== build 70 ==
// cordic
module cordic (clk, rst, s, angle, done, sine, cosine);
    input                   clk, rst, s;
    input   signed  [31:0]  angle;
    output  reg             done;
    output  signed  [31:0]  sine, cosine;
    reg              [1:0]  y, yn;
    wire                    z;
    wire             [3:0]  cntr_val0;
    wire    signed  [31:0]  atan [0:15];
    reg                     reg_ld_angle, reg_ld_sine, reg_ld_cosine, cntr_ld0, cntr_en0;
    wire    signed  [31:0]  reg_ld_val_angle, reg_ld_val_sine, reg_ld_val_cosine;
    wire    signed  [31:0]  reg_val_angle, reg_val_sine, reg_val_cosine, bshft_val_cosine, bshft_val_sine;
    assign atan[0]  = 450_000_000;
    assign atan[1]  = 265_650_512;
    assign atan[2]  = 140_362_435;
    assign atan[3]  = 071_250_163;
    assign atan[4]  = 035_763_344;
    assign atan[5]  = 017_899_106;
    assign atan[6]  = 008_951_737;
    assign atan[7]  = 004_476_142;
    assign atan[8]  = 002_381_050;
    assign atan[9]  = 001_119_057;
    assign atan[10] = 000_559_529;
    assign atan[11] = 000_279_765;
    assign atan[12] = 000_139_882;
    assign atan[13] = 000_069_941;
    assign atan[14] = 000_034_971;
    assign atan[15] = 000_017_485;
    always @(posedge clk, posedge rst) begin
        if (rst) begin
            y <= 0;
        end else begin
            y <= yn;
        end
    end
    always @(y, s, z) begin
        case (y)
            0: begin
                if (~s) begin
                    yn <= 0;
                end else begin
                    yn <= 1;
                end
            end
            1: begin
                if (~z) begin
                    yn <= 1;
                end else begin
                    yn <= 2;
                end
            end
            2: begin
                if (s) begin
                    yn <= 2;
                end else begin
                    yn <= 0;
                end
            end
  ...
Size in the first run: about 2700 cells after synthesis, roughly 100 flip-flops, about 100 I/O pins, about 19000 um^2 of cells after synthesis.
Settings: LEC_CHECK=0, CAP_MARGIN=20, CORE_MARGIN=2, CORE_UTILIZATION=66, CTS_CLUSTER_DIAMETER=303, MAX_ROUTING_LAYER=met4, SETUP_SLACK_MARGIN=0.3, SLEW_MARGIN=20, TNS_END_PERCENT=5; clock period 3.13 ns.
run.sh (not shown) runs the stock make flow with config.mk's settings and CLKGATE_MAP_FILE=.
Build 70: it failed with a tool error in 4_1_cts, so there are no final results.
Input changes introduced in build 7 (baseline for comparison: build 70):
Settings: CTS_CLUSTER_DIAMETER changed from 303 to 350; MAX_ROUTING_LAYER removed (was met4); CORE_UTILIZATION changed from 66 to 72; TNS_END_PERCENT removed (was 5); ABC_AREA newly set to 1; PLACE_DENSITY newly set to 0.43; CTS_CLUSTER_SIZE newly set to 100; the clock period (ns, I/O delays scaled along) changed from 3.13 to 4.32.
Results
- Across both runs, routability congestion estimate from global placement was lower for build 7 than for build 70.
- Build 7 | ERROR | 3_5_place_dp
- Taking build 70 as the reference, in build 7 die size now smaller; Yosys chip area now larger; post-synthesis sequential area ratio now smaller.
- Build 70 → build 7: cell area after synthesis increased 380 um^2; starting utilization of the core area climbed 6.0 points.
Changes in build 30 relative to build 7:
Settings: CTS_CLUSTER_SIZE: 100 -> unset; PLACE_DENSITY: 0.43 -> unset; TNS_END_PERCENT: unset -> 5; ABC_AREA: 1 -> unset; CTS_CLUSTER_DIAMETER: 350 -> unset; SETUP_SLACK_MARGIN: 0.3 -> 1.86; CORE_ASPECT_RATIO: unset -> 1.41; CORE_UTILIZATION: 72 -> 51; the clock period (ns, I/O delays scaled along): 4.32 -> 6.74.
==> comparison <==
Build 30 reached the end of the flow, and the finished layout is clean on the timing, DRC and antenna checks.
On post-synthesis instance area: build 30 sits below build 7.
The lower core utilization before placement of build 7 and build 30 is in build 30.
Between build 7 and build 30, the average instance area after synthesis is lower for build 7.
The final reports for build 30 and build 7 show total cell area reported by yosys after synthesis lower in the former.
The lower share of synthesized cell area in and-or and or-and compound cells of build 7 and build 30 is in build 7.
diff inputs: build 30 => build 54
Settings: ABC_AREA now 0, previously not set; CORE_ASPECT_RATIO no longer set, was 1.41; TNS_END_PERCENT no longer set, was 5; MAX_ROUTING_LAYER now met5, previously not set; HOLD_SLACK_MARGIN now 0.29, previously not set; CORE_UTILIZATION now 43, was 51; SETUP_SLACK_MARGIN now 0.5, was 1.86; CELL_PAD_IN_SITES_GLOBAL_PLACEMENT now 0, previously not set; GPL_ROUTABILITY_DRIVEN now 1, previously not set; the clock period (ns, I/O delays scaled along) now 5.3, was 6.74.
Summary of build 54 and build 30: one run falls short of a clean finish, namely build 54.
Build 54 finished all stages; layout check result: FAIL, due to negative setup slack.
Re number of cell rows: build 54 is 7 down on build 30.
Looking at final design area excluding fillers across both flows, build 54 is the weaker of the two, with build 30 ahead.
Diff build 30 -> build 54 | post-route met1 wirelength | up by more than a quarter
Detailed-router iteration count before antenna repair on build 54 is down relative to build 30.
The run showing the smaller clock period minus worst slack is build 54.
Build 54 vs build 30: placed wire-length estimate up in build 54
In the reports for build 54 and build 30, the larger total via count in the routed design belongs to build 54.
Re post-detailed-routing wire length: build 30 was lower than build 54.
Number of setup violations in the final report came out higher on build 54 than on build 30.


== alpha ==
cordic again, from the RTL that the note above started with.
Settings: LEC_CHECK=0, ABC_AREA=0, CAP_MARGIN=20, CELL_PAD_IN_SITES_GLOBAL_PLACEMENT=0, CORE_MARGIN=2, CORE_UTILIZATION=40, GPL_ROUTABILITY_DRIVEN=1, HOLD_SLACK_MARGIN=0.11, MAX_ROUTING_LAYER=met5, SETUP_SLACK_MARGIN=0.5, SLEW_MARGIN=20; clock period 5.3 ns.
Although alpha finished all stages, its layout failed final checks on setup timing.
--- input diff alpha..beta ---
==> flow/config.mk <==
export PLATFORM = sky130hd
export DESIGN_NAME = cordic
export DESIGN_NICKNAME = cordic
export VERILOG_FILES = /design/flow/design.v
export SDC_FILE = /design/flow/constraint.sdc
export NUM_CORES = 4
export LEC_CHECK = 0
export ABC_AREA = 1
export CAP_MARGIN = 20
export CORE_MARGIN = 2
export CORE_UTILIZATION = 40
export CTS_CLUSTER_DIAMETER = 197
export CTS_CLUSTER_SIZE = 98
export PLACE_DENSITY_LB_ADDON = 0.27
export SLEW_MARGIN = 20
export TNS_END_PERCENT = 5
==> flow/constraint.sdc <==
create_clock -name core_clock -period 7.5 [get_ports {clk}]
set_input_delay 1.5000 -clock core_clock [delete_from_list [all_inputs] [get_ports {clk}]]
set_output_delay 1.5000 -clock core_clock [all_outputs]
set_load 0.01 [all_outputs]
## What came out
Per the final summary, beta finished and its layout is clean on timing, DRC and antenna.
Final checks on alpha, whose flow otherwise completed, came back failing, citing setup timing.
Going from alpha to beta, yosys stat chip area up 2.0%; headroom to the max-slew limit rose 2.2 points; post-cts repair resize count decreased by 220 relative to the old numbers.
